==> design/flow/config.mk <==
export PLATFORM = sky130hd
export DESIGN_NAME = cpu_top_pipeline
export DESIGN_NICKNAME = cpu_top_pipeline
export VERILOG_FILES = /design/flow/design.v
export SDC_FILE = /design/flow/constraint.sdc
export NUM_CORES = 4
export LEC_CHECK = 0
export CAP_MARGIN = 5
export CELL_PAD_IN_SITES_DETAIL_PLACEMENT = 2
export CELL_PAD_IN_SITES_GLOBAL_PLACEMENT = 0
export CORE_ASPECT_RATIO = 0.55
export CORE_MARGIN = 2
export CORE_UTILIZATION = 29
export MAX_ROUTING_LAYER = met5
export PLACE_DENSITY = 0.55
export SLEW_MARGIN = 0
==> design/flow/constraint.sdc <==
create_clock -name core_clock -period 8.36 [get_ports {clk}]
set_input_delay 1.6720 -clock core_clock [delete_from_list [all_inputs] [get_ports {clk}]]
set_output_delay 1.6720 -clock core_clock [all_outputs]
set_load 0.01 [all_outputs]
==> design/flow/design.v <==
`timescale 1ns/1ns
module alu(
    input wire [15:0] a, b,
    input wire [3:0] alu_op,
    output reg [15:0] alu_result,
    output  wire zero
);
    always @(*) begin
    case (alu_op)
        4'b0000: alu_result = a + b;
        4'b0001: alu_result = a - b;
        4'b0010: alu_result = a & b;
        4'b0011 : alu_result = a | b;
        4'b0100: alu_result = a ^ b;
        4'b0101: alu_result = ($signed(a) < $signed(b)) ? 16'd1 : 16'd0;
        default : alu_result = 16'd0;
    endcase
end
    assign zero = (alu_result == 16'd0);
endmodule
module control(
    input wire [3:0] opcode,
    input wire is_nop,
    output reg reg_write,
    output reg alu_src,
    output reg mem_read,
    output reg mem_write,
    output reg mem_to_reg,
    output reg branch,
    output reg branch_ne,
    output reg jump,
    output reg halt,
    output reg [3:0] alu_op
);
    always @(*) begin
        reg_write = 0; alu_src = 0;
        mem_read = 0; mem_write = 0; mem_to_reg = 0;
        branch = 0; branch_ne = 0; jump = 0;
        halt = 0;
        alu_op = 4'b0000;
        if (is_nop) begin
        end else case (opcode)
            4'h0  : begin reg_write=1; alu_op=4'b0000; end
            4'h1  : begin reg_write=1; alu_op=4'b0001; end
            4'h2  : begin reg_write=1; alu_op=4'b0010; end
            4'h3   : begin reg_write=1; alu_op=4'b0011; end
            4'h4  : begin reg_write=1; alu_op=4'b0100; end
            4'h5  : begin reg_write=1; alu_op=4'b0101; end
            4'h6 : begin reg_write=1; alu_src=1; end
            4'h7 : begin reg_write=1; alu_src=1; alu_op=4'b0010; end
            4'h8  : begin reg_write=1; alu_src=1; alu_op=4'b0011; end
            4'h9 : begin reg_write=1; alu_src=1; alu_op=4'b0100; end
            4'hA   : begin reg_write=1; alu_src=1; mem_read=1; mem_to_reg=1; end
            4'hB   : begin alu_src=1; mem_write=1; end
            4'hC  : begin branch=1; alu_op=4'b0001; end
            4'hD  : begin branch_ne=1; alu_op=4'b0001; end
            4'hE : begin jump=1; end
            4'hF : begin halt=1; end
        endcase
    end
endmodule
`timescale 1ns/1ns
module regfile(
    input wire clk,
    input wire rst,
    input wire reg_write,
    input wire [3:0] rs1,
    input wire [3:0] rs2,
    input wire [3:0] rd,
    input wire [15:0] rd_data,
    output wire [15:0] rs1_data,
    output wire [15:0] rs2_data
);
    reg [15:0] regs [0:15];
    integer i;
    always @(posedge clk or posedge rst) begin
        if (rst) begin
            for (i = 0; i < 16; i = i + 1)
                regs[i] <= 16'd0;
        end 
        else if (reg_write && rd != 4'd0) begin
            regs[rd] <= rd_data;
        end
    end
    wire [15:0] rs1_raw = (rs1 == 4'd0) ? 16'd0 : regs[rs1];
    wire [15:0] rs2_raw = (rs2 == 4'd0) ? 16'd0 : regs[rs2];
    assign rs1_data = (reg_write && (rd == rs1) && (rd != 4'd0)) ? rd_data : rs1_raw;
    assign rs2_data = (reg_write && (rd == rs2) && (rd != 4'd0)) ? rd_data : rs2_raw;
endmodule
`timescale 1ns/1ns
module hazard_unit (
    input wire [3:0] ifid_rs1,
    input wire [3:0] ifid_rs2,
    input wire [3:0] idex_rd,
    input wire idex_mem_read,
    output reg pc_write,       
    output reg ifid_write,     
    output reg idex_flush      
);
    always @(*) begin
        pc_write = 1'b1;
        ifid_write = 1'b1;
        idex_flush = 1'b0;
        if (idex_mem_read &&
            (idex_rd != 4'd0) &&
            ((idex_rd == ifid_rs1) || (idex_rd == ifid_rs2))) begin
            pc_write = 1'b0;       
            ifid_write = 1'b0;     
            idex_flush = 1'b1;     
        end
    end
endmodule
`timescale 1ns/1ns
module forwarding_unit (
    input wire [3:0] idex_rs1,
    input wire [3:0] idex_rs2,
    input wire exmem_reg_write,
    input wire exmem_mem_to_reg,
    input wire [3:0] exmem_rd,
    input wire memwb_reg_write,
    input wire [3:0] memwb_rd,
    input wire wb_reg_write,
    input wire [3:0] wb_rd,
    output reg [1:0] forward_a,     
    output reg [1:0] forward_b      
);
    always @(*) begin
        forward_a = 2'b00;
        forward_b = 2'b00;
        if (exmem_reg_write && !exmem_mem_to_reg &&
            exmem_rd != 4'd0 &&
            exmem_rd == idex_rs1) begin
            forward_a = 2'b10;
        end
        else if (memwb_reg_write && memwb_rd != 4'd0 &&
                 !(exmem_reg_write && !exmem_mem_to_reg && exmem_rd == idex_rs1) &&
                 memwb_rd == idex_rs1) begin
            forward_a = 2'b01;
        end
        else if (wb_reg_write && wb_rd != 4'd0 && wb_rd == idex_rs1) begin
            forward_a = 2'b11;
        end
        if (exmem_reg_write && !exmem_mem_to_reg &&
            exmem_rd != 4'd0 &&
            exmem_rd == idex_rs2) begin
            forward_b = 2'b10;
        end
        else if (memwb_reg_write && memwb_rd != 4'd0 &&
                 !(exmem_reg_write && !exmem_mem_to_reg && exmem_rd == idex_rs2) &&
                 memwb_rd == idex_rs2) begin
            forward_b = 2'b01;
        end
        else if (wb_reg_write && wb_rd != 4'd0 && wb_rd == idex_rs2) begin
            forward_b = 2'b11;
        end
    end
endmodule
`timescale 1ns/1ns
module pipe_if_id (
    input wire clk,
    input wire rst,
    input wire stall,            
    input wire flush,            
    input wire [15:0] if_pc,
    input wire [15:0] if_instr,
    output reg [15:0] id_pc,
    output reg [15:0] id_instr
);
    always @(posedge clk or posedge rst) begin
        if (rst) begin
            id_pc <= 16'd0;
            id_instr <= 16'h0000;
        end
        else if (flush) begin
            id_pc <= 16'd0;
            id_instr <= 16'h0000;   
        end 
        else if (!stall) begin
            id_pc <= if_pc;
            id_instr <= if_instr;
        end
    end
endmodule
`timescale 1ns/1ns
module pipe_id_ex (
    input wire clk,
    input wire rst,
    input wire flush,
    input wire [15:0] id_pc,
    input wire [15:0] id_rs1_data,
    input wire [15:0] id_rs2_data,
    input wire [15:0] id_imm,
    input wire [3:0] id_rs1,
    input wire [3:0] id_rs2,
    input wire [3:0] id_rd,
    input wire [3:0] id_alu_op,
    input wire id_reg_write,
    input wire id_alu_src,
    input wire id_mem_read,
    input wire id_mem_write,
    input wire id_mem_to_reg,
    input wire id_branch,
    input wire id_branch_ne,
    output reg [15:0] ex_pc,
    output reg [15:0] ex_rs1_data,
    output reg [15:0] ex_rs2_data,
    output reg [15:0] ex_imm,
    output reg [3:0] ex_rs1,
    output reg [3:0] ex_rs2,
    output reg [3:0] ex_rd,
    output reg [3:0] ex_alu_op,
    output reg ex_reg_write,
    output reg ex_alu_src,
    output reg ex_mem_read,
    output reg ex_mem_write,
    output reg ex_mem_to_reg,
    output reg ex_branch,
    output reg ex_branch_ne
);
    always @(posedge clk or posedge rst) begin
        if (rst) begin
            ex_pc <= 16'd0;
            ex_rs1_data <= 16'd0;
            ex_rs2_data <= 16'd0;
            ex_imm <= 16'd0;
            ex_rs1 <= 4'd0;
            ex_rs2 <= 4'd0;
            ex_rd <= 4'd0;
            ex_alu_op <= 4'd0;
            ex_reg_write <= 1'b0;
            ex_alu_src <= 1'b0;
            ex_mem_read <= 1'b0;
            ex_mem_write <= 1'b0;
            ex_mem_to_reg <= 1'b0;
            ex_branch <= 1'b0;
            ex_branch_ne <= 1'b0;
        end
        else if (flush) begin
            ex_pc <= 16'd0;
            ex_rs1_data <= 16'd0;
            ex_rs2_data <= 16'd0;
            ex_imm <= 16'd0;
            ex_rs1 <= 4'd0;
            ex_rs2 <= 4'd0;
            ex_rd <= 4'd0;
            ex_alu_op <= 4'd0;
            ex_reg_write <= 1'b0;
            ex_alu_src <= 1'b0;
            ex_mem_read <= 1'b0;
            ex_mem_write <= 1'b0;
            ex_mem_to_reg <= 1'b0;
            ex_branch <= 1'b0;
            ex_branch_ne <= 1'b0;
        end
        else begin
            ex_pc <= id_pc;
            ex_rs1_data <= id_rs1_data;
            ex_rs2_data <= id_rs2_data;
            ex_imm <= id_imm;
            ex_rs1 <= id_rs1;
            ex_rs2 <= id_rs2;
            ex_rd <= id_rd;
            ex_alu_op <= id_alu_op;
            ex_reg_write <= id_reg_write;
            ex_alu_src <= id_alu_src;
            ex_mem_read <= id_mem_read;
            ex_mem_write <= id_mem_write;
            ex_mem_to_reg <= id_mem_to_reg;
            ex_branch <= id_branch;
            ex_branch_ne <= id_branch_ne;
        end
    end
endmodule
`timescale 1ns/1ns
module pipe_ex1_ex2 (
    input wire clk,
    input wire rst,
    input wire flush,            
    input wire [15:0] ex1_alu_result,
    input wire [15:0] ex1_rs2_data,
    input wire [15:0] ex1_branch_target,
    input wire [3:0] ex1_rd,
    input wire ex1_zero,
    input wire ex1_reg_write,
    input wire ex1_mem_read,
    input wire ex1_mem_write,
    input wire ex1_mem_to_reg,
    input wire ex1_branch,
    input wire ex1_branch_ne,
    output reg [15:0] ex2_alu_result,
    output reg [15:0] ex2_rs2_data,
    output reg [15:0] ex2_branch_target,
    output reg [3:0] ex2_rd,
    output reg ex2_zero,
    output reg ex2_reg_write,
    output reg ex2_mem_read,
    output reg ex2_mem_write,
    output reg ex2_mem_to_reg,
    output reg ex2_branch,
    output reg ex2_branch_ne
);
    always @(posedge clk or posedge rst) begin
        if (rst) begin
            ex2_alu_result <= 16'd0;
            ex2_rs2_data <= 16'd0;
            ex2_branch_target <= 16'd0;
            ex2_rd <= 4'd0;
            ex2_zero <= 1'b0;
            ex2_reg_write <= 1'b0;
            ex2_mem_read <= 1'b0;
            ex2_mem_write <= 1'b0;
            ex2_mem_to_reg <= 1'b0;
            ex2_branch <= 1'b0;
            ex2_branch_ne <= 1'b0;
        end 
        else if (flush) begin
            ex2_alu_result <= ex1_alu_result;
            ex2_rs2_data <= ex1_rs2_data;
            ex2_branch_target <= ex1_branch_target;
            ex2_rd <= ex1_rd;
            ex2_zero <= ex1_zero;
            ex2_reg_write <= 1'b0;
            ex2_mem_read <= 1'b0;
            ex2_mem_write <= 1'b0;
            ex2_mem_to_reg <= 1'b0;
            ex2_branch <= 1'b0;
            ex2_branch_ne <= 1'b0;
        end
        else begin
            ex2_alu_result <= ex1_alu_result;
            ex2_rs2_data <= ex1_rs2_data;
            ex2_branch_target <= ex1_branch_target;
            ex2_rd <= ex1_rd;
            ex2_zero <= ex1_zero;
            ex2_reg_write <= ex1_reg_write;
            ex2_mem_read <= ex1_mem_read;
            ex2_mem_write <= ex1_mem_write;
            ex2_mem_to_reg <= ex1_mem_to_reg;
            ex2_branch <= ex1_branch;
            ex2_branch_ne <= ex1_branch_ne;
        end
    end
endmodule
`timescale 1ns/1ns
module pipe_ex2_mem (
    input wire clk,
    input wire rst,
    input wire flush_mem,        
    input wire [15:0] ex2_alu_result,
    input wire [15:0] ex2_rs2_data,
    input wire [3:0]  ex2_rd,
    input wire [15:0] ex2_branch_target,
    input wire ex2_zero,
    input wire ex2_reg_write,
    input wire ex2_mem_read,
    input wire ex2_mem_write,
    input wire ex2_mem_to_reg,
    input wire ex2_branch,
    input wire ex2_branch_ne,
    output reg [15:0] mem_alu_result,
    output reg [15:0] mem_rs2_data,
    output reg [3:0]  mem_rd,
    output reg [15:0] mem_branch_target,
    output reg mem_zero,
    output reg mem_reg_write,
    output reg mem_mem_read,
    output reg mem_mem_write,
    output reg mem_mem_to_reg,
    output reg mem_branch,
    output reg mem_branch_ne
);
    always @(posedge clk or posedge rst) begin
        if (rst) begin
            mem_alu_result    <= 16'd0;
            mem_rs2_data      <= 16'd0;
            mem_rd            <= 4'd0;
            mem_branch_target <= 16'd0;
            mem_zero          <= 1'b0;
            mem_reg_write     <= 1'b0;
            mem_mem_read      <= 1'b0;
            mem_mem_write     <= 1'b0;
            mem_mem_to_reg    <= 1'b0;
            mem_branch        <= 1'b0;
            mem_branch_ne     <= 1'b0;
        end 
        else if (flush_mem) begin
            mem_alu_result    <= 16'd0;
            mem_rs2_data      <= 16'd0;
            mem_rd            <= 4'd0;
            mem_branch_target <= 16'd0;
            mem_zero          <= 1'b0;
            mem_reg_write     <= 1'b0;
            mem_mem_read      <= 1'b0;
            mem_mem_write     <= 1'b0;
            mem_mem_to_reg    <= 1'b0;
            mem_branch        <= 1'b0;
            mem_branch_ne     <= 1'b0;
        end 
        else begin
            mem_alu_result    <= ex2_alu_result;
            mem_rs2_data      <= ex2_rs2_data;
            mem_rd            <= ex2_rd;
            mem_branch_target <= ex2_branch_target;
            mem_zero          <= ex2_zero;
            mem_reg_write     <= ex2_reg_write;
            mem_mem_read      <= ex2_mem_read;
            mem_mem_write     <= ex2_mem_write;
            mem_mem_to_reg    <= ex2_mem_to_reg;
            mem_branch        <= ex2_branch;
            mem_branch_ne     <= ex2_branch_ne;
        end
    end
endmodule
`timescale 1ns/1ns
module pipe_mem_wb(
    input wire clk,
    input wire rst,
    input wire flush,           
    input wire mem_to_reg_in,
    input wire reg_write_in,
    input wire [15:0] alu_result_in,
    input wire [15:0] mem_data_in,
    input wire [3:0] rd_in,
    output reg mem_to_reg,
    output reg reg_write,
    output reg [15:0] alu_result,
    output reg [15:0] mem_data,
    output reg [3:0] rd
);
    always @(posedge clk or posedge rst) begin
        if (rst) begin
            mem_to_reg <= 1'b0;
            reg_write  <= 1'b0;
            alu_result <= 16'd0;
            mem_data   <= 16'd0;
            rd         <= 4'd0;
        end
        else if (flush) begin
            mem_to_reg <= 1'b0;
            reg_write  <= 1'b0;
            alu_result <= 16'd0;
            mem_data   <= 16'd0;
            rd         <= 4'd0;
        end
        else begin
            mem_to_reg <= mem_to_reg_in;
            reg_write  <= reg_write_in;
            alu_result <= alu_result_in;
            mem_data   <= mem_data_in;
            rd         <= rd_in;
        end
    end
endmodule
`timescale 1ns/1ns
module if_stage(
    input wire clk,
    input wire rst,
    input wire stall_if,           
    input wire flush_if,           
    input wire halt,               
    input wire branch_taken,       
    input wire [15:0] branch_target,   
    input wire jump_taken,         
    input wire [15:0] jump_target,     
    output wire [7:0] imem_addr,
    input wire [15:0] imem_data,
    output reg [15:0] if_pc,       
    output wire [15:0] if_instr    
);
    assign imem_addr = if_pc[7:0];
    assign if_instr = imem_data;
    always @(posedge clk or posedge rst) begin
        if (rst) begin
            if_pc <= 16'd0;
        end
        else if (branch_taken) begin
            if_pc <= branch_target;
        end
        else if (!stall_if && !halt) begin
            if (jump_taken) begin
                if_pc <= jump_target;
            end
            else begin
                if_pc <= if_pc + 16'd1;
            end
        end
    end
endmodule
`timescale 1ns/1ns
module cpu_top_pipeline (
    input wire clk,
    input wire rst,
    output wire [7:0]  imem_addr,
    input  wire [15:0] imem_data,
    output wire [7:0]  dmem_addr,
    output wire [15:0] dmem_wdata,
    output wire        dmem_we,
    input  wire [15:0] dmem_rdata,
    output wire        halted
);
    wire [15:0] if_pc, if_instr;
    wire if_stall, if_flush;
    wire [15:0] id_pc, id_instr;
    wire [3:0] id_opcode, id_rd, id_rs1, id_rs2;
    wire [15:0] id_rs1_data, id_rs2_data, id_imm;
    wire id_reg_write, id_alu_src, id_mem_read, id_mem_write, id_mem_to_reg;
    wire id_branch, id_branch_ne, id_jump;
    wire [3:0] id_alu_op;
    wire id_halt, id_pc_write;
    wire [15:0] ex1_pc, ex1_rs1_data, ex1_rs2_data, ex1_imm;
    wire [3:0] ex1_rd, ex1_rs1, ex1_rs2, ex1_alu_op;
    wire ex1_reg_write, ex1_alu_src, ex1_mem_read, ex1_mem_write, ex1_mem_to_reg;
    wire ex1_branch, ex1_branch_ne;
    wire [15:0] ex1_alu_result, ex1_branch_target;
    wire ex1_zero;
    wire [1:0] forward_a, forward_b;
    wire [15:0] ex1_rs1_fwd, ex1_rs2_fwd;
    wire [15:0] ex2_alu_result, ex2_rs2_data, ex2_branch_target;
    wire [3:0] ex2_rd;
    wire ex2_reg_write, ex2_mem_read, ex2_mem_write, ex2_mem_to_reg;
    wire ex2_branch, ex2_branch_ne, ex2_zero;
    wire [15:0] mem_alu_result, mem_rs2_data, mem_read_data, mem_branch_target;
    wire [3:0] mem_rd;
    wire mem_reg_write, mem_mem_read, mem_mem_write, mem_mem_to_reg;
    wire mem_branch, mem_branch_ne, mem_zero;
    wire [15:0] wb_alu_result, wb_mem_data, wb_write_data;
    wire [3:0] wb_rd;
    wire wb_reg_write, wb_mem_to_reg;
    wire stall_signal, flush_signal;
    wire branch_taken, jump_taken;
    wire [15:0] jump_target;
    wire ifid_write_en;
    reg fetch_stop;
    reg halt_ex1, halt_ex2, halt_mem, halt_wb;
    wire id_halt_go;
    assign halted = halt_wb;
    always @(posedge clk or posedge rst) begin
        if (rst) begin
            fetch_stop <= 1'b0;
            halt_ex1 <= 1'b0;
            halt_ex2 <= 1'b0;
            halt_mem <= 1'b0;
            halt_wb <= 1'b0;
        end
        else begin
            if (branch_taken)
                fetch_stop <= 1'b0;
            else if (id_halt_go)
                fetch_stop <= 1'b1;
            halt_ex1 <= id_halt_go;
            halt_ex2 <= halt_ex1 && !branch_taken;
            halt_mem <= halt_ex2;
            halt_wb <= halt_wb || halt_mem;
        end
    end
    hazard_unit u_hazard (
        .ifid_rs1(id_rs1),
        .ifid_rs2(id_rs2),
        .idex_rd(ex1_rd),
        .idex_mem_read(ex1_mem_read),
        .pc_write(id_pc_write),
        .ifid_write(ifid_write_en),
        .idex_flush(flush_signal)
    );
    assign stall_signal = ~ifid_write_en;
    assign jump_taken = id_jump && !stall_signal && !branch_taken && !fetch_stop;
    assign id_halt_go = id_halt && !stall_signal && !branch_taken && !fetch_stop;
    assign jump_target = {{4{id_instr[11]}}, id_instr[11:0]};   
    assign branch_taken = (ex2_branch && ex2_zero) || (ex2_branch_ne && !ex2_zero);
    assign if_flush = branch_taken || jump_taken || id_halt_go || fetch_stop;
    if_stage u_if (
        .clk(clk),
        .rst(rst),
        .stall_if(stall_signal),
        .flush_if(if_flush),
        .halt(fetch_stop || id_halt_go),
        .branch_taken(branch_taken),
        .branch_target(ex2_branch_target),
        .jump_taken(jump_taken),
        .jump_target(jump_target),
        .imem_addr(imem_addr),
        .imem_data(imem_data),
        .if_pc(if_pc),
        .if_instr(if_instr)
    );
    pipe_if_id u_if_id (
        .clk(clk),
        .rst(rst),
        .stall(stall_signal),
        .flush(if_flush),
        .if_pc(if_pc),
        .if_instr(if_instr),
        .id_pc(id_pc),
        .id_instr(id_instr)
    );
    assign id_opcode = id_instr[15:12];
    assign id_rd = id_instr[11:8];
    assign id_rs1 = id_instr[7:4];
    assign id_rs2 = id_instr[3:0];
    assign id_imm = {{12{id_instr[3]}}, id_instr[3:0]};   
    control u_ctrl (
        .opcode(id_opcode),
        .is_nop(id_instr == 16'h0000),
        .reg_write(id_reg_write),
        .alu_src(id_alu_src),
        .mem_read(id_mem_read),
        .mem_write(id_mem_write),
        .mem_to_reg(id_mem_to_reg),
        .branch(id_branch),
        .branch_ne(id_branch_ne),
        .jump(id_jump),
        .alu_op(id_alu_op),
        .halt(id_halt)
    );
    regfile u_rf (
        .clk(clk),
        .rst(rst),
        .reg_write(wb_reg_write),
        .rs1(id_rs1),
        .rs2(id_rs2),
        .rd(wb_rd),
        .rd_data(wb_write_data),
        .rs1_data(id_rs1_data),
        .rs2_data(id_rs2_data)
    );
    pipe_id_ex u_id_ex (
        .clk(clk),
        .rst(rst),
        .flush(flush_signal || if_flush),
        .id_pc(id_pc),
        .id_rs1(id_rs1),
        .id_rs2(id_rs2),
        .id_rd(id_rd),
        .id_rs1_data(id_rs1_data),
        .id_rs2_data(id_rs2_data),
        .id_imm(id_imm),
        .id_alu_op(id_alu_op),
        .id_reg_write(id_reg_write),
        .id_alu_src(id_alu_src),
        .id_mem_read(id_mem_read),
        .id_mem_write(id_mem_write),
        .id_mem_to_reg(id_mem_to_reg),
        .id_branch(id_branch),
        .id_branch_ne(id_branch_ne),
        .ex_pc(ex1_pc),
        .ex_rs1(ex1_rs1),
        .ex_rs2(ex1_rs2),
        .ex_rd(ex1_rd),
        .ex_rs1_data(ex1_rs1_data),
        .ex_rs2_data(ex1_rs2_data),
        .ex_imm(ex1_imm),
        .ex_alu_op(ex1_alu_op),
        .ex_reg_write(ex1_reg_write),
        .ex_alu_src(ex1_alu_src),
        .ex_mem_read(ex1_mem_read),
        .ex_mem_write(ex1_mem_write),
        .ex_mem_to_reg(ex1_mem_to_reg),
        .ex_branch(ex1_branch),
        .ex_branch_ne(ex1_branch_ne)
    );
    forwarding_unit u_fwd (
        .idex_rs1(ex1_rs1),
        .idex_rs2(ex1_rs2),
        .exmem_reg_write(ex2_reg_write),
        .exmem_mem_to_reg(ex2_mem_to_reg),
        .exmem_rd(ex2_rd),
        .memwb_reg_write(mem_reg_write),
        .memwb_rd(mem_rd),
        .wb_reg_write(wb_reg_write),
        .wb_rd(wb_rd),
        .forward_a(forward_a),
        .forward_b(forward_b)
    );
    wire [15:0] mem_fwd_data = mem_mem_to_reg ? mem_read_data : mem_alu_result;
    assign ex1_rs1_fwd = (forward_a == 2'b10) ? ex2_alu_result :
                         (forward_a == 2'b01) ? mem_fwd_data : 
                         (forward_a == 2'b11) ? wb_write_data :
                         ex1_rs1_data;
    assign ex1_rs2_fwd = (forward_b == 2'b10) ? ex2_alu_result :
                         (forward_b == 2'b01) ? mem_fwd_data : 
                         (forward_b == 2'b11) ? wb_write_data :
                         ex1_rs2_data;
    wire [15:0] alu_input_b = ex1_alu_src ? ex1_imm : ex1_rs2_fwd;
    alu u_alu (
        .a(ex1_rs1_fwd),
        .b(alu_input_b),
        .alu_op(ex1_alu_op),
        .alu_result(ex1_alu_result),
        .zero(ex1_zero)
    );
    assign ex1_branch_target = ex1_pc + ex1_imm;
    pipe_ex1_ex2 u_ex1_ex2 (
        .clk(clk),
        .rst(rst),
        .flush(branch_taken),
        .ex1_alu_result(ex1_alu_result),
        .ex1_rs2_data(ex1_rs2_fwd),
        .ex1_rd(ex1_rd),
        .ex1_branch_target(ex1_branch_target),
        .ex1_zero(ex1_zero),
        .ex1_reg_write(ex1_reg_write),
        .ex1_mem_read(ex1_mem_read),
        .ex1_mem_write(ex1_mem_write),
        .ex1_mem_to_reg(ex1_mem_to_reg),
        .ex1_branch(ex1_branch),
        .ex1_branch_ne(ex1_branch_ne),
        .ex2_alu_result(ex2_alu_result),
        .ex2_rs2_data(ex2_rs2_data),
        .ex2_rd(ex2_rd),
        .ex2_branch_target(ex2_branch_target),
        .ex2_zero(ex2_zero),
        .ex2_reg_write(ex2_reg_write),
        .ex2_mem_read(ex2_mem_read),
        .ex2_mem_write(ex2_mem_write),
        .ex2_mem_to_reg(ex2_mem_to_reg),
        .ex2_branch(ex2_branch),
        .ex2_branch_ne(ex2_branch_ne)
    );
    pipe_ex2_mem u_ex2_mem (
        .clk(clk),
        .rst(rst),
        .flush_mem(1'b0),
        .ex2_alu_result(ex2_alu_result),
        .ex2_rs2_data(ex2_rs2_data),
        .ex2_rd(ex2_rd),
        .ex2_branch_target(ex2_branch_target),
        .ex2_reg_write(ex2_reg_write),
        .ex2_mem_read(ex2_mem_read),
        .ex2_mem_write(ex2_mem_write),
        .ex2_mem_to_reg(ex2_mem_to_reg),
        .ex2_branch(ex2_branch),
        .ex2_branch_ne(ex2_branch_ne),
        .ex2_zero(ex2_zero),
        .mem_alu_result(mem_alu_result),
        .mem_rs2_data(mem_rs2_data),
        .mem_rd(mem_rd),
        .mem_branch_target(mem_branch_target),
        .mem_reg_write(mem_reg_write),
        .mem_mem_read(mem_mem_read),
        .mem_mem_write(mem_mem_write),
        .mem_mem_to_reg(mem_mem_to_reg),
        .mem_branch(mem_branch),
        .mem_branch_ne(mem_branch_ne),
        .mem_zero(mem_zero)
    );
    assign dmem_addr = mem_alu_result[7:0];
    assign dmem_wdata = mem_rs2_data;
    assign dmem_we = mem_mem_write;
    assign mem_read_data = dmem_rdata;
    pipe_mem_wb u_mem_wb (
        .clk(clk),
        .rst(rst),
        .flush(1'b0),
        .mem_to_reg_in(mem_mem_to_reg),
        .reg_write_in(mem_reg_write),
        .alu_result_in(mem_alu_result),
        .mem_data_in(mem_read_data),
        .rd_in(mem_rd),
        .mem_to_reg(wb_mem_to_reg),
        .reg_write(wb_reg_write),
        .alu_result(wb_alu_result),
        .mem_data(wb_mem_data),
        .rd(wb_rd)
    );
    assign wb_write_data = wb_mem_to_reg ? wb_mem_data : wb_alu_result;
endmodule
==> design/flow/run.sh <==
#!/bin/bash
# the make line also repeats each setting of config.mk as NAME=value (left out here)
make -C /OpenROAD-flow-scripts/flow DESIGN_CONFIG=/design/flow/config.mk WORK_HOME=/design/flow/orfs CLKGATE_MAP_FILE= finish
==> results of run 1 <==
metal layers:
layer | global-route usage | up-vias | routed length, µm
li1 | - | 8980 | -
met4 | 0.0648 | 0 | 2600
met1 | 0.361 | 11600 | 47700
met2 | 0.355 | 1185 | 43700
met5 | 0 | - | 0
met3 | 0.0695 | 239 | 10800
per-stage QoR:
step | setup WS [ps] | hold slack [ps] | cells | util
floorplan | 393 | 331 | 2503 | -
global placement | 2110 | 335 | 3526 | 0.318
detailed placement | 1910 | 336 | 3526 | 0.318
CTS | 1840 | 357 | 3609 | 0.338
global route | 1360 | 357 | 3609 | 0.338
finish | 1710 | 354 | 3610 | 0.338
cell type report:
class	count	area, µm²
fillers	8759	53100
flip-flops and latches	465	11600
multi-input cells	1764	10900
repair buffers	160	1380
well taps	1066	1330
clock buffers	56	1280
clock inverters	27	355
inverters	71	270
diodes	1	2.50
==> results.txt, run 1 <==
run results: status=timing/DRC/antenna clean, chip height=215 µm, Final Net Count=between 2000 and 3000, crit path to=u_ex1_ex2.ex2_zero$_DFF_PP0_, Achievable Freq=between 150 and 200 MHz, clk slew on worst S/H paths=70 ps, Crit Reg-Reg Startpoint=u_id_ex.ex_imm[14]$_DFF_PP0_, final wirelength=105 mm, Synth-to-Final Area Change=15.4%, core area=0.0803 mm², dpl hpwl=roughly 70 mm, GPL Wtd Cong=0.921, comb area leader=AND-OR/OR-AND gates, Routed WL per cell=29.0 µm, most instantiated cells after synthesis=dfrtp_1, nor2_1, a21oi_1, placed standard-cell area=0.0255 mm², gr ovfl total=0, CTS Root Cell=clkbuf_16, initial antenna violation count=2, drc violations=0, Worst-Skew Late Latency=600 ps, crit path kind=flip-flop to flip-flop, period utilization=0.795, aoi share=0.234, count of cell types in the netlist=85, postcts setup bufs=0, XOR Share, Synth=0.0205, Largest delay share family, worst path=AND-OR/OR-AND gates, top-count cell post-synth=dfrtp_1, Hold Path Depth=0, crit path cell chain=inv_1 > a221o_1 > nor4_1 > nand2_1 > buf_4 > and2_1 > a211o_1 > a31oi_1 > mux2i_1 > ha_1 > or2_2 > o221ai_1 > nand2_1 > a311oi_1 > mux2i_1 > nand4_1 > a2111oi_2 > nand4b_1 > nor4b_2, CTS Buffer Depth=3, global-route wire length before repair=158 mm, vias in the first global route=roughly 24000, CP bufs+invs=2, Critical Path RT=8860 ps, CTS Buf Count=45, worst hold path type=flip-flop to flip-flop, Reg2Reg Setup Slack=1710 ps, Via density=a little over 6, main area contributors=dfrtp_1, a21oi_1, nor2_1, Yosys Chip Area=around 0.024 mm², Final Max-Slew Violation Tally=0, crit start category=flip-flop, hold_sp=u_ex1_ex2.ex2_rs2_data[13]$_DFF_PP0_, relative slew slack=0.245, Synth Seq Share=0.495, CTS tree=yes, worst slew pin tran=1130 ps, Worst Skew=19.6 ps, ys cells=2503, cell count after synthesis=2503, Ys Warns=13, mux frac, synth=0.0212, max-cap violation count=0, max incr delay on CP=roughly 700 ps, syn_area_per_cell=~9.4 µm², Primary FF master, synth=dfrtp_1, cts hold-fix bufs=0, post-CTS sizing=0, Flops after synth=465, leading area contributor after synthesis=dfrtp_1, cell depth of the worst setup path=19, min Tclk post-route=roughly 6600 ps, reg-to-reg endpoint=u_ex1_ex2.ex2_zero$_DFF_PP0_, Initial DRT Pass Iterations=8, total track usage=0.247, Detailed Route Iter0 Violations=2713, Sink Count=465, Critical-path top delay cell=a311oi_1, worst-case hold path end point=u_ex2_mem.mem_rs2_data[13]$_DFF_PP0_, largest net degree at the start of global routing=between 100 and 150, AND/OR/NAND/NOR Cells, Area Fraction=0.146, Initial Utilization=0.293, RSZ-0062 raised after global routing=false, Worst Setup SP=u_id_ex.ex_imm[14]$_DFF_PP0_, H-Tree Depth=2, final instance area=0.0271 mm², Synth top area share=0.495, Async SR Flop Fraction=1.00, PortBufs=67, Post-synth EDFFs=0, I/O Pins=a little under 70, yosys adder share=0.0329, Worst Path Arrival=between 7000 and 8000 ps, die extent in x=388 µm, Mapped Nets=between 2000 and 3000, ANT nets after route=0, DR vias=22000, Row Count=77, Crit Path Max Fanout=approximately 40, final hold vios=0, Fin Setup TNS=0 ps, Die ar.=about 0.083 mm², setup violators final=0, OpenROAD warning count=62, synthesized cell area=0.0235 mm², Worst Setup End Kind=flip-flop, worst r2r path cells=19
==> inputs of run 2 (changes only) <==
Settings changed: ABC_AREA set to 0, CELL_PAD_IN_SITES_DETAIL_PLACEMENT 2 to not set, CELL_PAD_IN_SITES_GLOBAL_PLACEMENT 0 to not set, CORE_ASPECT_RATIO 0.55 to not set, CORE_UTILIZATION 29 to 52, CTS_CLUSTER_DIAMETER set to 77, CTS_CLUSTER_SIZE set to 84, GPL_ROUTABILITY_DRIVEN set to 0, GPL_TIMING_DRIVEN set to 1, MAX_ROUTING_LAYER met5 to not set, MIN_ROUTING_LAYER set to met1, PLACE_DENSITY 0.55 to not set, PLACE_DENSITY_LB_ADDON set to 0.19, SLEW_MARGIN 0 to 20.
Clock period 8.36 ns to 8.12 ns, I/O delays scaled along.
==> run 2 against run 1 <==
Highest routed layer is now met5. Via count down 6.7%. Non-clock buffer count down 20. Global-route usage grew 8.1 points. First-iteration DRC count increased by 16%.
==> results.txt, run 2 <==
run results: vias in the first global route=between 15000 and 20000, comb area leader=AND-OR/OR-AND gates, Final Max-Slew Violation Tally=0, cts hold-fix bufs=0, leading area contributor after synthesis=dfrtp_1, CTS Buf Count=27, CTS tree=yes, Critical Path RT=8630 ps, Initial DRT Pass Iterations=7, aoi share=0.234, drc violations=0, Primary FF master, synth=dfrtp_1, min Tclk post-route=6020 ps, worst slew pin tran=1210 ps, crit path to=u_ex1_ex2.ex2_zero$_DFF_PP0_, placed standard-cell area=between 0.02 and 0.025 mm², period utilization=0.741, Sequential Area=0.0116 mm², final instance area=0.0258 mm², Sink Count=around 470, syn_area_per_cell=approximately 9.4 µm², final instance count without filler cells=3081, yosys adder share=0.0329, global-route wire length before repair=118 mm, Routed WL per cell=roughly 25 µm, Antenna Diode Count=0, OpenROAD warning count=63, top-count cell post-synth=dfrtp_1, Achievable Freq=166 MHz, largest net degree at the start of global routing=181, count of cell types in the netlist=85, Worst Setup SP=u_id_ex.ex_imm[14]$_DFF_PP0_, postcts setup bufs=0, Flops after synth=around 470, final hold vios=0, Worst Skew=between 30 and 40 ps, mux frac, synth=0.0212, Crit Path Max Fanout=40, post-CTS sizing=0, total track usage=0.328, dpl hpwl=just under 50 mm, RSZ-0062 raised after global routing=false, ys cells=2503, crit start category=flip-flop, final wirelength=77.4 mm, main area contributors=dfrtp_1, a21oi_1, nor2_1, hold_sp=u_ex1_ex2.ex2_rs2_data[14]$_DFF_PP0_, H-Tree Depth=1, Largest delay share family, worst path=AND-OR/OR-AND gates, Via density=6.67, AND/OR/NAND/NOR Cells, Area Fraction=0.146, crit path kind=flip-flop to flip-flop, Initial Utilization=0.529, Final Net Count=2563, cell count after synthesis=about 2500, Synth-to-Final Area Change=9.76%, Synth Seq Share=0.495, Async SR Flop Fraction=1.00, worst-case hold path end point=u_ex2_mem.mem_rs2_data[14]$_DFF_PP0_, die extent in x=~220 µm, Worst Path Arrival=6530 ps, Ys Warns=13, CTS Buffer Depth=3, synthesized cell area=between 0.02 and 0.025 mm², gr ovfl total=0, Fillers=between 3000 and 4000, crit path cell chain=inv_1 > a221o_1 > nor4_1 > nand2_1 > buf_4 > and2_1 > a211o_1 > a31oi_1 > mux2i_1 > ha_1 > or2_2 > o221ai_1 > nand2_1 > a311oi_1 > mux2i_1 > nand4_1 > a2111oi_2 > nand4b_1 > nor4b_2, Row Count=77, PortBufs=67, status=timing/DRC/antenna clean, Fin Setup TNS=0 ps, ANT nets after route=0, Worst-Skew Late Latency=610 ps, Hold Path Depth=0, initial antenna violation count=1, Reg2Reg Setup Slack=2100 ps, Post-synth EDFFs=0, Detailed Route Iter0 Violations=3143, setup violators final=0, most instantiated cells after synthesis=dfrtp_1, nor2_1, a21oi_1, CP bufs+invs=2, I/O Pins=68, Synth top area share=0.495, dpl cells=3031, Worst Setup End Kind=flip-flop, Mapped Nets=2597, Die ar.=0.0469 mm², combinational gate area=0.0109 mm², worst r2r path cells=19, Yosys Chip Area=~0.024 mm², chip height=~220 µm, fin util=0.581, XOR Share, Synth=0.0205, CTS Root Cell=clkbuf_16, Crit Reg-Reg Startpoint=u_id_ex.ex_imm[14]$_DFF_PP0_, clk slew on worst S/H paths=110 ps, reg-to-reg endpoint=u_ex1_ex2.ex2_zero$_DFF_PP0_, DR vias=~20000, core area=0.0444 mm², max-cap violation count=0, relative slew slack=0.192, cell depth of the worst setup path=19, max incr delay on CP=620 ps, Critical-path top delay cell=dfrtp_1, worst hold path type=flip-flop to flip-flop
## run 2: metrics by stage
| stage | setup slack (ps) | hold WS, ps |
|---|---|---|
| detailed placement | 2130 | 335 |
| CTS | 2220 | 337 |
| finish | 2100 | 334 |
| global placement | 2280 | 333 |
| floorplan | 201 | 331 |
| global route | 1660 | 333 |
## run 2: metal layers
layer  global-route usage  up-vias  part of all wire
met5                    0        -           0.00019
met4                0.168        2             0.058
met3               0.0734      327              0.12
met2                0.486     1385              0.43
met1                0.453     9894              0.39
li1                     -     8928                 -
## run 2: cell type report
type                       instances  area share
multi-input combinational       1764       0.422
tap                              592      0.0287
timing repair buffer             140      0.0487
clock inverter                    18      0.0117
sequential                       465       0.451
inverter                          71      0.0105
clock buffer                      31      0.0272
==> inputs of run 3 (changes only) <==
Settings changed: ABC_AREA 0 to not set, CAP_MARGIN 5 to 20, CORE_UTILIZATION 52 to 71, CTS_CLUSTER_DIAMETER 77 to not set, CTS_CLUSTER_SIZE 84 to 30, GPL_ROUTABILITY_DRIVEN 0 to not set, GPL_TIMING_DRIVEN 1 to not set, HOLD_SLACK_MARGIN set to 0.28, MIN_ROUTING_LAYER met1 to not set, PLACE_DENSITY set to 0.78, PLACE_DENSITY_LB_ADDON 0.19 to not set, SETUP_SLACK_MARGIN set to 0.69.
Clock period 8.12 ns to 2.61 ns, I/O delays scaled along.
==> run 3 against run 2 <==
The run now fails in global routing. Area after synthesis did not move. Die area fell by 26%. Synthesized cell count did not move.
==> results.txt, run 3 <==
run results: Synth top area share=0.495, syn_area_per_cell=between 9 and 10 µm², GPL Wtd Cong=about 1, PortBufs=67, main area contributors=dfrtp_1, a21oi_1, nor2_1, placed standard-cell area=0.0276 mm², synthesized cell area=0.0235 mm², core area=0.0325 mm², Row Count=roughly 66, leading area contributor after synthesis=dfrtp_1, Yosys Chip Area=roughly 0.024 mm², most instantiated cells after synthesis=dfrtp_1, nor2_1, a21oi_1, Flops after synth=465, die extent in x=between 150 and 200 µm, status=did not finish, AND/OR/NAND/NOR Cells, Area Fraction=0.146, Sink Count=465, cell count after synthesis=between 2000 and 3000, count of cell types in the netlist=85, Primary FF master, synth=dfrtp_1, mux frac, synth=0.0212, XOR Share, Synth=0.0205, Post-synth EDFFs=0, First Error=[ERROR GRT-0116] Global routing finished with congestion. Check the congestion regions in the DRC Viewer., Fail Step=global routing, Async SR Flop Fraction=1.00, Initial Utilization=0.722, CTS Root Cell=clkbuf_16, Synth Seq Share=0.495, comb area leader=AND-OR/OR-AND gates, gr ovfl total=768, chip height=186 µm, CTS Buffer Depth=3, ys cells=2503, top-count cell post-synth=dfrtp_1, total track usage=0.939, Die ar.=0.0346 mm², yosys adder share=0.0329, Mapped Nets=approximately 2600, dpl hpwl=57.1 mm, cts hold-fix bufs=0, aoi share=0.234, I/O Pins=68, CTS Buf Count=48, Ys Warns=13, H-Tree Depth=2
[run 3: per-layer routing]
layer | GRT overflow | track usage
met1 | 72 | 0.919
met2 | 358 | 1.03
met3 | 74 | 0.860
met4 | 250 | 0.983
met5 | 14 | 0.647
[run 3: timing repair]
action	in CTS
pin swaps	149
hold endpoints to repair	0
buffers inserted	112
resized	382
setup endpoints to repair	306
cloned	10
[run 3: stage by stage]
stage	worst slack, ps	instances
floorplan	-4210	2503
global placement	-2040	3193
detailed placement	-2360	3193
CTS	-2400	3404
==> inputs of run 4 (changes only) <==
Settings changed: ABC_AREA set to 0, CAP_MARGIN 20 to 0, CORE_ASPECT_RATIO set to 1.65, CORE_MARGIN 2 to 8, CORE_UTILIZATION 71 to 27, CTS_CLUSTER_SIZE 30 to 59, GPL_ROUTABILITY_DRIVEN set to 0, GPL_TIMING_DRIVEN set to 0, HOLD_SLACK_MARGIN 0.28 to 0.25, MAX_ROUTING_LAYER set to met5, PLACE_DENSITY 0.78 to not set, PLACE_DENSITY_LB_ADDON set to 0.21, SETUP_SLACK_MARGIN 0.69 to not set, SLEW_MARGIN 20 to 30, TNS_END_PERCENT set to 90.
Clock period 2.61 ns to 5.2 ns, I/O delays scaled along.
==> run 4 against run 3 <==
Now fails the layout checks on negative setup slack. Area after synthesis stayed put. Die area went up to 2.8 times the previous value. Synthesized cell count stayed put.
==> results.txt, run 4 <==
run results: PortBufs=about 67, OpenROAD warning count=62, Ys Warns=13, AND/OR/NAND/NOR Cells, Area Fraction=0.146, final hold vios=0, Crit Reg-Reg Startpoint=u_id_ex.ex_imm[14]$_DFF_PP0_, top-count cell post-synth=dfrtp_1, dpl cells=3720, cell count after synthesis=2503, Violated Checks=negative setup slack, most instantiated cells after synthesis=dfrtp_1, nor2_1, a21oi_1, Setup WS pre-CTS=-2190 ps, final instance count without filler cells=3808, Final Net Count=around 2700, Initial DRT Pass Iterations=14, hold_sp=halt_ex2$_DFF_PP0_, CP bufs+invs=2, gr ovfl total=0, Worst Path Arrival=approximately 5800 ps, syn_area_per_cell=roughly 9.4 µm², Worst Setup SP=u_id_ex.ex_imm[14]$_DFF_PP0_, Largest delay share family, worst path=simple AND/OR/NAND/NOR gates, core area=approximately 0.087 mm², Synth top area share=0.495, Initial Utilization=0.271, CTS tree=yes, main area contributors=dfrtp_1, a21oi_1, nor2_1, Hold Path Depth=0, Critical-path top delay cell=or4_4, final worst slack=-137 ps, combinational gate area=0.0113 mm², clk slew on worst S/H paths=70 ps, min Tclk post-route=5340 ps, max incr delay on CP=450 ps, count of cell types in the netlist=85, Die ar.=0.0971 mm², crit path cell chain=clkbuf_16 > inv_1 > a221o_1 > nor4_4 > nand2_2 > and2_4 > a211o_1 > a31oi_4 > mux2i_4 > fa_2 > nand2b_4 > a21oi_2 > o22ai_1 > nand3b_1 > or3_4 > or4_4 > a2111oi_4 > nand4b_1 > nor4b_4, status=failed layout checks, crit path to=u_ex1_ex2.ex2_zero$_DFF_PP0_, I/O Pins=68, Yosys Chip Area=0.0235 mm², vias in the first global route=22400, total track usage=0.212, fin util=0.328, H-Tree Depth=2, comb area leader=AND-OR/OR-AND gates, ANT nets after route=0, Critical Path RT=5650 ps, largest net degree at the start of global routing=32, Crit Path Max Fanout=5, Async SR Flop Fraction=1.00, Sink Count=between 400 and 500, Routed WL per cell=27.3 µm, worst-case hold path end point=halt_mem$_DFF_PP0_, Mapped Nets=2597, leading area contributor after synthesis=dfrtp_1, CTS Root Cell=clkbuf_16, Reg2Reg Setup Slack=-140 ps, max-cap violation count=0, chip height=395 µm, dpl hpwl=79.1 mm, Worst Skew=21.5 ps, mux frac, synth=0.0212, worst hold path type=flip-flop to flip-flop, RSZ-0062 raised after global routing=true, crit path kind=flip-flop to flip-flop, Via density=between 5 and 6, Primary FF master, synth=dfrtp_1, period utilization=1.03, Post-synth EDFFs=0, DR vias=approximately 22000, Detailed Route Iter0 Violations=about 3100, final hold slack=between 300 and 400 ps, crit start category=flip-flop, relative slew slack=0.251, worst r2r path cells=19, final instance area=0.0284 mm², Synth Seq Share=0.495, CTS Buf Count=between 40 and 50, global-route wire length before repair=154 mm, ys cells=2503, placed standard-cell area=0.0261 mm², Achievable Freq=187 MHz, Worst Setup End Kind=flip-flop, Fillers=9024, cell depth of the worst setup path=19, initial antenna violation count=3, cts hold-fix bufs=0, yosys adder share=0.0329, drc violations=0, Fin Setup TNS=-137 ps, Synth-to-Final Area Change=20.8%, worst slew pin tran=approximately 1100 ps, Sequential Area=0.0116 mm², final wirelength=104 mm, XOR Share, Synth=0.0205, CTS Buffer Depth=3, Flops after synth=465, reg-to-reg endpoint=u_ex1_ex2.ex2_zero$_DFF_PP0_, die extent in x=roughly 250 µm, setup violators final=1, Final Max-Slew Violation Tally=0, aoi share=0.234, Row Count=139, synthesized cell area=between 0.02 and 0.025 mm², Worst-Skew Late Latency=~580 ps
==> run 4: area by class of cell <==
cell class,instances,area share
antenna,1,0.0000881
buffer,197,0.0360
clock buffer,58,0.0445
clock inverter,18,0.0106
inverter,71,0.00952
multi-input combinational,1764,0.398
sequential,465,0.410
tap,1128,0.0497
timing repair buffer,106,0.0419
==> run 4: repair_timing <==
action,CTS,global route
endpoints found under the setup margin,16,1
resized,146,11
gates cloned,1,0
pin swaps,23,5
setup buffers,16,0
==> run 4: layer usage <==
metal  global-route usage  share of wire  vias up
met2                0.378           0.51     1285
met4                0.176           0.10        2
li1                     -              -     9298
met5                    0        0.00013        -
met3               0.0387          0.067      552
met1                0.211           0.32    10600
==> inputs of run 5 (changes only) <==
Settings changed: ABC_AREA 0 to 1, CAP_MARGIN 0 to 30, CELL_PAD_IN_SITES_DETAIL_PLACEMENT set to 2, CELL_PAD_IN_SITES_GLOBAL_PLACEMENT set to 0, CORE_ASPECT_RATIO 1.65 to not set, CORE_MARGIN 8 to 2, CORE_UTILIZATION 27 to 40, CTS_CLUSTER_SIZE 59 to 96, HOLD_SLACK_MARGIN 0.25 to not set, MAX_ROUTING_LAYER met5 to not set, MIN_ROUTING_LAYER set to met2, PLACE_DENSITY set to 0.77, PLACE_DENSITY_LB_ADDON 0.21 to not set, SETUP_SLACK_MARGIN set to 0.43, SLEW_MARGIN 30 to 20, TNS_END_PERCENT 90 to 75.
Clock period 5.2 ns to 5.5 ns, I/O delays scaled along.
==> run 5 against run 4 <==
Area after synthesis increased by 7.0%. Die area decreased by 33%. The flow now stops in global routing. Synthesized cell count increased by 32%.
==> results.txt, run 5 <==
run results: main area contributors=dfrtp_1, nand2_1, o21ai_0, synthesized cell area=0.0252 mm², First Error=[ERROR GRT-0116] Global routing finished with congestion. Check the congestion regions in the DRC Viewer., Setup WS pre-CTS=-1030 ps, XOR Share, Synth=0.0132, I/O Pins=68, Yosys Chip Area=0.0252 mm², Sink Count=approximately 470, Mapped Nets=3395, die extent in x=255 µm, count of cell types in the netlist=53, Synth top area share=0.462, H-Tree Depth=2, core area=0.0619 mm², top-count cell post-synth=nand2_1, AND/OR/NAND/NOR Cells, Area Fraction=0.234, status=did not finish, CTS Buf Count=51, Row Count=a little over 90, CTS Buffer Depth=3, syn_area_per_cell=7.62 µm², chip height=255 µm, Async SR Flop Fraction=1.00, leading area contributor after synthesis=dfrtp_1, Post-synth EDFFs=0, Die ar.=~0.065 mm², Primary FF master, synth=dfrtp_1, Flops after synth=about 470, Synth Seq Share=0.462, mux frac, synth=0.00572, cell count after synthesis=approximately 3300, most instantiated cells after synthesis=nand2_1, dfrtp_1, inv_1, Ys Warns=13, yosys adder share=0.0307, Initial Utilization=0.406, CTS Root Cell=clkbuf_16, cts hold-fix bufs=0, comb area leader=simple AND/OR/NAND/NOR gates, ys cells=3301, total track usage=1.19, PortBufs=around 67, gr ovfl total=7772, aoi share=0.150, dpl hpwl=around 170 mm, Fail Step=global routing
run 5: repair_timing:
action	CTS
setup endpoints to repair	16
gates cloned	0
pin swaps	15
gates resized	110
setup buffers	24
hold endpoints to repair	0
run 5: layer usage:
metal / overflow / track usage
met5: 334 / 1.15
met4: 1132 / 1.06
met3: 3284 / 1.29
met2: 3022 / 1.17
met1: - / -
run 5: metrics by stage:
step                instance area [µm²]  instances  setup TNS, ps
floorplan                         25200       3301        -881140
global placement                  26900       4205       -2204260
detailed placement                27200       4223          -4450
CTS                               29600       4341              0
==> inputs of run 6 (changes only) <==
Settings changed: CORE_UTILIZATION 40 to 32, PLACE_DENSITY 0.77 to not set, PLACE_DENSITY_LB_ADDON set to 0.29, SLEW_MARGIN 20 to 5.
==> run 6 against run 5 <==
The flow again stops in global routing. Die area is 25% higher. Synthesized cell count stayed put. Area after synthesis is the same.
==> results.txt, run 6 <==
run results: top-count cell post-synth=nand2_1, H-Tree Depth=2, total track usage=0.722, count of cell types in the netlist=53, gr ovfl total=342, Synth Seq Share=0.462, most instantiated cells after synthesis=nand2_1, dfrtp_1, inv_1, status=did not finish, synthesized cell area=0.0252 mm², I/O Pins=68, Mapped Nets=roughly 3400, Initial Utilization=0.324, Sink Count=465, Flops after synth=about 470, chip height=284 µm, aoi share=0.150, Post-synth EDFFs=0, CTS Buffer Depth=3, dpl hpwl=105 mm, First Error=[ERROR GRT-0116] Global routing finished with congestion. Check the congestion regions in the DRC Viewer., die extent in x=roughly 280 µm, Die ar.=0.0809 mm², ys cells=3301, comb area leader=simple AND/OR/NAND/NOR gates, Row Count=102, yosys adder share=0.0307, Yosys Chip Area=between 0.02 and 0.03 mm², Fail Step=global routing, leading area contributor after synthesis=dfrtp_1, cell count after synthesis=3301, Setup WS pre-CTS=-439 ps, CTS Root Cell=clkbuf_16, Synth top area share=0.462, cts hold-fix bufs=0, syn_area_per_cell=7.62 µm², AND/OR/NAND/NOR Cells, Area Fraction=0.234, main area contributors=dfrtp_1, nand2_1, o21ai_0, core area=0.0776 mm², Async SR Flop Fraction=1.00, Ys Warns=13, CTS Buf Count=approximately 53, Primary FF master, synth=dfrtp_1, placed standard-cell area=between 0.02 and 0.03 mm², XOR Share, Synth=0.0132, mux frac, synth=0.00572, PortBufs=67
## run 6: what timing repair did
item	4_1_cts
setup buffers	3
setup endpoints to repair	10
hold endpoints to repair	0
resized	30
## run 6: stage by stage
stage	utilization	instances
after CTS	0.379	4525
after detailed placement	0.354	4424
after floorplan	-	3301
after global placement	0.350	4408
## run 6: per-layer routing
metal  GRT overflow  track usage
met1              -            -
met2             70        0.746
met3            175        0.796
met4             60        0.579
met5             37        0.575
==> inputs of run 7 (changes only) <==
Settings changed: CELL_PAD_IN_SITES_DETAIL_PLACEMENT 2 to 0, CTS_CLUSTER_SIZE 96 to 28, MAX_ROUTING_LAYER set to met4, SETUP_SLACK_MARGIN 0.43 to not set, SLEW_MARGIN 5 to 0.
Clock period 5.5 ns to 4.13 ns, I/O delays scaled along.
==> run 7 against run 6 <==
Area after synthesis unchanged. Die area unchanged. Synthesized cell count unchanged. The run again fails in global routing.
==> results.txt, run 7 <==
run results: leading area contributor after synthesis=dfrtp_1, yosys adder share=0.0307, Row Count=around 100, chip height=284 µm, H-Tree Depth=2, Async SR Flop Fraction=1.00, CTS Buffer Depth=3, Die ar.=around 0.08 mm², Synth top area share=0.462, aoi share=0.150, total track usage=0.499, Fail Step=global routing, syn_area_per_cell=7.62 µm², XOR Share, Synth=0.0132, ys cells=approximately 3300, mux frac, synth=0.00572, cell count after synthesis=3301, dpl cells=4423, Primary FF master, synth=dfrtp_1, CTS Buf Count=around 52, I/O Pins=68, PortBufs=67, count of cell types in the netlist=between 50 and 60, comb area leader=simple AND/OR/NAND/NOR gates, CTS Root Cell=clkbuf_16, die extent in x=284 µm, core area=about 0.078 mm², Mapped Nets=about 3400, gr ovfl total=37, Ys Warns=13, Yosys Chip Area=0.0252 mm², First Error=[ERROR GRT-0116] Global routing finished with congestion. Check the congestion regions in the DRC Viewer., Initial Utilization=0.324, most instantiated cells after synthesis=nand2_1, dfrtp_1, inv_1, dpl hpwl=about 76 mm, cts hold-fix bufs=0, Flops after synth=between 400 and 500, Sink Count=about 470, Setup WS pre-CTS=-1410 ps, synthesized cell area=0.0252 mm², AND/OR/NAND/NOR Cells, Area Fraction=0.234, Synth Seq Share=0.462, Post-synth EDFFs=0, status=did not finish, top-count cell post-synth=nand2_1, main area contributors=dfrtp_1, nand2_1, o21ai_0
## run 7: stage by stage
stage | util | instance area, µm² | hold WS (ps)
2_1_floorplan | - | 25200 | 331
3_3_place_gp | 0.350 | 27100 | 333
3_5_place_dp | 0.353 | 27400 | 336
4_1_cts | 0.379 | 29400 | 345
## run 7: timing repair
item	CTS
resized	55
pin swaps	12
setup buffers	15
endpoints found under the setup margin	14
## run 7: routing by layer
metal / global-route usage / overflow
met3: 0.595 / 28
met2: 0.523 / 7
met4: 0.290 / 2
met1: - / -
met5: - / -
==> inputs of run 8 (changes only) <==
Settings changed: ABC_AREA 1 to not set, CAP_MARGIN 30 to 20, CELL_PAD_IN_SITES_DETAIL_PLACEMENT 0 to not set, CELL_PAD_IN_SITES_GLOBAL_PLACEMENT 0 to not set, CORE_UTILIZATION 32 to 61, CTS_CLUSTER_SIZE 28 to 30, GPL_ROUTABILITY_DRIVEN 0 to not set, GPL_TIMING_DRIVEN 0 to not set, MAX_ROUTING_LAYER met4 to not set, MIN_ROUTING_LAYER met2 to not set, PLACE_DENSITY set to 0.6, PLACE_DENSITY_LB_ADDON 0.29 to not set, SLEW_MARGIN 0 to 20, TNS_END_PERCENT 75 to not set.
Clock period 4.13 ns to 2.61 ns, I/O delays scaled along.
==> run 8 against run 7 <==
Now fails the layout checks on negative setup slack. Synthesized cell count is 24% lower. Die area fell by 50%. Area after synthesis is 6.6% lower.
==> results.txt, run 8 <==
run results: H-Tree Depth=2, AND/OR/NAND/NOR Cells, Area Fraction=0.146, Worst Path Arrival=~5300 ps, worst r2r path cells=22, Ys Warns=13, crit path kind=flip-flop to flip-flop, Initial Utilization=0.621, Worst Setup End Kind=flip-flop, CTS Buf Count=48, PortBufs=around 67, Setup WS pre-CTS=-2210 ps, relative slew slack=0.348, Largest delay share family, worst path=simple AND/OR/NAND/NOR gates, Routed WL per cell=25.7 µm, final hold vios=0, initial antenna violation count=1, I/O Pins=68, syn_area_per_cell=9.39 µm², Worst Skew=roughly 18 ps, Critical Path RT=3100 ps, Row Count=a little over 70, CTS tree=yes, worst hold path type=input port to async pin, crit start category=flip-flop, crit path to=u_ex1_ex2.ex2_zero$_DFF_PP0_, Async SR Flop Fraction=1.00, clk slew on worst S/H paths=70 ps, final worst slack=-2230 ps, Worst-Skew Late Latency=600 ps, mux frac, synth=0.0212, Mapped Nets=roughly 2600, ys cells=around 2500, Yosys Chip Area=around 0.024 mm², Achievable Freq=206 MHz, XOR Share, Synth=0.0205, final instance count without filler cells=3413, RSZ-0062 raised after global routing=true, max incr delay on CP=570 ps, Critical-path top delay cell=or4_4, chip height=approximately 200 µm, placed standard-cell area=0.0277 mm², cts hold-fix bufs=0, core area=0.0378 mm², Via density=6.80, largest net degree at the start of global routing=120, leading area contributor after synthesis=dfrtp_1, crit path cell chain=nand2b_4 > a221o_1 > nor4_2 > buf_4 > nand2_4 > and2_4 > nor2_4 > a211o_1 > a31oi_4 > buf_6 > mux2_4 > fa_2 > nor2_4 > buf_6 > o311ai_4 > a31oi_2 > a311oi_1 > a221o_1 > or4_4 > a2111oi_4 > nand4b_1 > nor4b_2, Primary FF master, synth=dfrtp_1, Fin Setup TNS=-23790 ps, Flops after synth=between 400 and 500, Synth top area share=0.495, top-count cell post-synth=dfrtp_1, count of cell types in the netlist=85, most instantiated cells after synthesis=dfrtp_1, nor2_1, a21oi_1, Worst Setup SP=u_ex1_ex2.ex2_mem_to_reg$_DFF_PP0_, min Tclk post-route=roughly 4800 ps, DR vias=23200, Detailed Route Iter0 Violations=3736, Synth-to-Final Area Change=30.7%, Initial DRT Pass Iterations=13, CP bufs+invs=3, main area contributors=dfrtp_1, a21oi_1, nor2_1, Die ar.=0.0401 mm², max-cap violation count=0, comb area leader=AND-OR/OR-AND gates, dpl hpwl=between 50 and 60 mm, Reg2Reg Setup Slack=-2230 ps, Crit Path Max Fanout=3, worst slew pin tran=~980 ps, CTS Buffer Depth=3, drc violations=0, setup violators final=17, cell depth of the worst setup path=22, period utilization=1.86, CTS Root Cell=clkbuf_16, reg-to-reg endpoint=u_ex1_ex2.ex2_zero$_DFF_PP0_, Crit Reg-Reg Startpoint=u_ex1_ex2.ex2_mem_to_reg$_DFF_PP0_, Sink Count=465, Final Net Count=slightly below 3000, global-route wire length before repair=135 mm, final wirelength=between 80 and 90 mm, status=failed layout checks, OpenROAD warning count=66, Post-synth EDFFs=0, cell count after synthesis=~2500, die extent in x=200 µm, vias in the first global route=23600, synthesized cell area=between 0.02 and 0.025 mm², GPL Wtd Cong=1.03, ANT nets after route=0, Final Max-Slew Violation Tally=0, total track usage=0.436, aoi share=0.234, dpl cells=approximately 3300, Violated Checks=negative setup slack, gr ovfl total=0, final instance area=0.0307 mm², Synth Seq Share=0.495, yosys adder share=0.0329
-- run 8: what timing repair did --
item / CTS / global route
pin swaps: 46 / 34
cloned: 2 / 0
setup endpoints to repair: 20 / 29
gates resized: 183 / 73
buffers inserted: 31 / 15
-- run 8: layout make-up --
cell class | count | area, µm²
Inverter | 71 | 279
Antenna cell | 1 | 2.50
Timing Repair Buffer | 518 | 4660
Sequential cell | 465 | 11600
Clock buffer | 72 | 1400
Tap cell | 511 | 639
Multi-Input combinational cell | 1764 | 11900
Clock inverter | 11 | 184
Fill cell | 2302 | 7120
-- run 8: through the flow --
stage	util	hold WS (ps)
final	0.812	234
after global routing	0.812	265
after CTS	0.801	248
after detailed placement	0.732	335
after global placement	0.732	332
after floorplan	-	331
-- run 8: layer usage --
metal	GRT usage	vias to the layer above	part of all wire
li1	-	9751	-
met1	0.564	11100	0.36
met2	0.656	1848	0.44
met3	0.142	540	0.14
met4	0.233	0	0.064
met5	0	-	0
==> inputs of run 9 (changes only) <==
Settings changed: ABC_AREA set to 1, CAP_MARGIN 20 to 0, CORE_ASPECT_RATIO set to 1.05, CORE_UTILIZATION 61 to 71, CTS_CLUSTER_SIZE 30 to not set, GPL_ROUTABILITY_DRIVEN set to 1, MAX_ROUTING_LAYER set to met5, PLACE_DENSITY 0.6 to not set, PLACE_DENSITY_LB_ADDON set to 0.27, SLEW_MARGIN 20 to 0.
Clock period 2.61 ns to 3.69 ns, I/O delays scaled along.
==> run 9 against run 8 <==
The layout still fails its checks (negative setup slack). Wire length rose by 10%. Register-to-register slack improved by 2000 ps. Non-clock buffer count fell by 241. Critical path depth rose by 1. Clock skew rose by 15 ps. Utilization rose by 3.4 points. Via count rose by 15%. Area after synthesis rose by 7.0%. Die area fell by 7.9%. Synthesized cell count rose by 32%. First-iteration DRC count rose by 28%.
==> results.txt, run 9 <==
run results: status=failed layout checks, Violated Checks=negative setup slack, global-route wire length before repair=143 mm, final hold vios=0, fin util=0.845, top-count cell post-synth=nand2_1, setup violators final=6, Final Max-Slew Violation Tally=0, Die ar.=0.0370 mm², leading area contributor after synthesis=dfrtp_1, crit path kind=flip-flop to flip-flop, OpenROAD warning count=63, gr ovfl total=0, CTS Root Cell=clkbuf_16, max-cap violation count=0, ANT nets after route=0, Worst-Skew Late Latency=620 ps, Crit Path Max Fanout=13, Routed WL per cell=24.4 µm, Mapped Nets=between 3000 and 4000, DR vias=26700, count of cell types in the netlist=53, drc violations=0, worst slew pin tran=approximately 1400 ps, period utilization=1.06, Post-synth EDFFs=0, AND/OR/NAND/NOR Cells, Area Fraction=0.234, syn_area_per_cell=approximately 7.6 µm², aoi share=0.150, Synth top area share=0.462, XOR Share, Synth=0.0132, Row Count=70, reg-to-reg endpoint=u_ex1_ex2.ex2_zero$_DFF_PP0_, core area=0.0349 mm², main area contributors=dfrtp_1, nand2_1, o21ai_0, GPL Wtd Cong=1.06, crit start category=flip-flop, Critical Path RT=between 4000 and 5000 ps, largest net degree at the start of global routing=between 100 and 150, vias in the first global route=~26000, Worst Skew=33.4 ps, Async SR Flop Fraction=1.00, Worst Setup SP=u_id_ex.ex_rs1[1]$_DFF_PP0_, max incr delay on CP=480 ps, Synth Seq Share=0.462, final worst slack=-208 ps, yosys adder share=0.0307, ys cells=3301, Via density=roughly 6.7, crit path cell chain=xnor2_2 > o21ai_1 > nor2_1 > nand2_2 > nand2_4 > clkinvlp_4 > buf_12 > a21oi_1 > nand2_2 > a21oi_2 > ha_4 > buf_4 > nand2_2 > inv_1 > nand2_1 > nand3_1 > a21oi_1 > nand3_1 > nand3_1 > nand3_1 > nor2_1 > nand3_1 > nor2_1, cell count after synthesis=3301, hold_sp=u_ex1_ex2.ex2_rs2_data[8]$_DFF_PP0_, Hold Path Depth=0, Worst Setup End Kind=flip-flop, RSZ-0062 raised after global routing=true, Detailed Route Iter0 Violations=4773, Synth-to-Final Area Change=17.1%, H-Tree Depth=2, Primary FF master, synth=dfrtp_1, Setup WS pre-CTS=-310 ps, CTS Buf Count=48, clk slew on worst S/H paths=60 ps, mux frac, synth=0.00572, most used cell, CP=nand3_1, CTS Buffer Depth=3, Reg2Reg Setup Slack=-210 ps, comb area leader=simple AND/OR/NAND/NOR gates, CTS tree=yes, Crit Reg-Reg Startpoint=u_id_ex.ex_rs1[1]$_DFF_PP0_, dpl hpwl=59.7 mm, chip height=between 150 and 200 µm, relative slew slack=0.0769, Sink Count=465, final wirelength=~97 mm, PortBufs=between 60 and 70, Achievable Freq=257 MHz, Yosys Chip Area=0.0252 mm², Flops after synth=465, crit path to=u_ex1_ex2.ex2_zero$_DFF_PP0_, I/O Pins=68, initial antenna violation count=4, synthesized cell area=~0.025 mm², Largest delay share family, worst path=simple AND/OR/NAND/NOR gates, Ys Warns=13, Initial Utilization=0.722, Critical-path top delay cell=dfrtp_2, cell depth of the worst setup path=23, Worst Path Arrival=around 4500 ps, CP bufs+invs=4, min Tclk post-route=about 3900 ps, total track usage=0.507, worst r2r path cells=23, die extent in x=roughly 190 µm, worst hold path type=flip-flop to flip-flop, most instantiated cells after synthesis=nand2_1, dfrtp_1, inv_1, worst-case hold path end point=u_ex2_mem.mem_rs2_data[8]$_DFF_PP0_, Final Net Count=~3600, Initial DRT Pass Iterations=17
run 9: metal layers:
layer,GRT usage,routed length [µm],vias up
met5,0.0146,26,-
met4,0.387,10200,4
met3,0.190,15400,1016
met2,0.760,40900,2742
met1,0.595,30500,12000
li1,-,-,10900
run 9: layout make-up:
type	instances	area [µm²]
multi-input combinational	2202	11400
clock inverter	22	365
timing repair buffer	277	2350
tap	468	586
clock buffer	66	1390
sequential	465	11600
inverter	467	1770
antenna	2	5.00
fill	1985	5390
run 9: what timing repair did:
| item | 4_1_cts | 5_1_grt |
|---|---|---|
| pin swaps | 3 | 20 |
| buffers inserted | 2 | 8 |
| gates resized | 34 | 84 |
| hold buffers | 0 | 0 |
| endpoints found under the setup margin | 9 | 11 |
run 9: through the flow:
step | hold slack, ps | std cells | cell area, µm² | TNS, ps
after floorplan | 331 | 3301 | 25200 | -1554460
after detailed placement | 335 | 3869 | 27200 | -1040
final | 343 | 3969 | 29500 | -605
after global routing | 357 | 3969 | 29500 | -1750
after CTS | 345 | 3959 | 29100 | 0
after global placement | 333 | 3869 | 27200 | -625
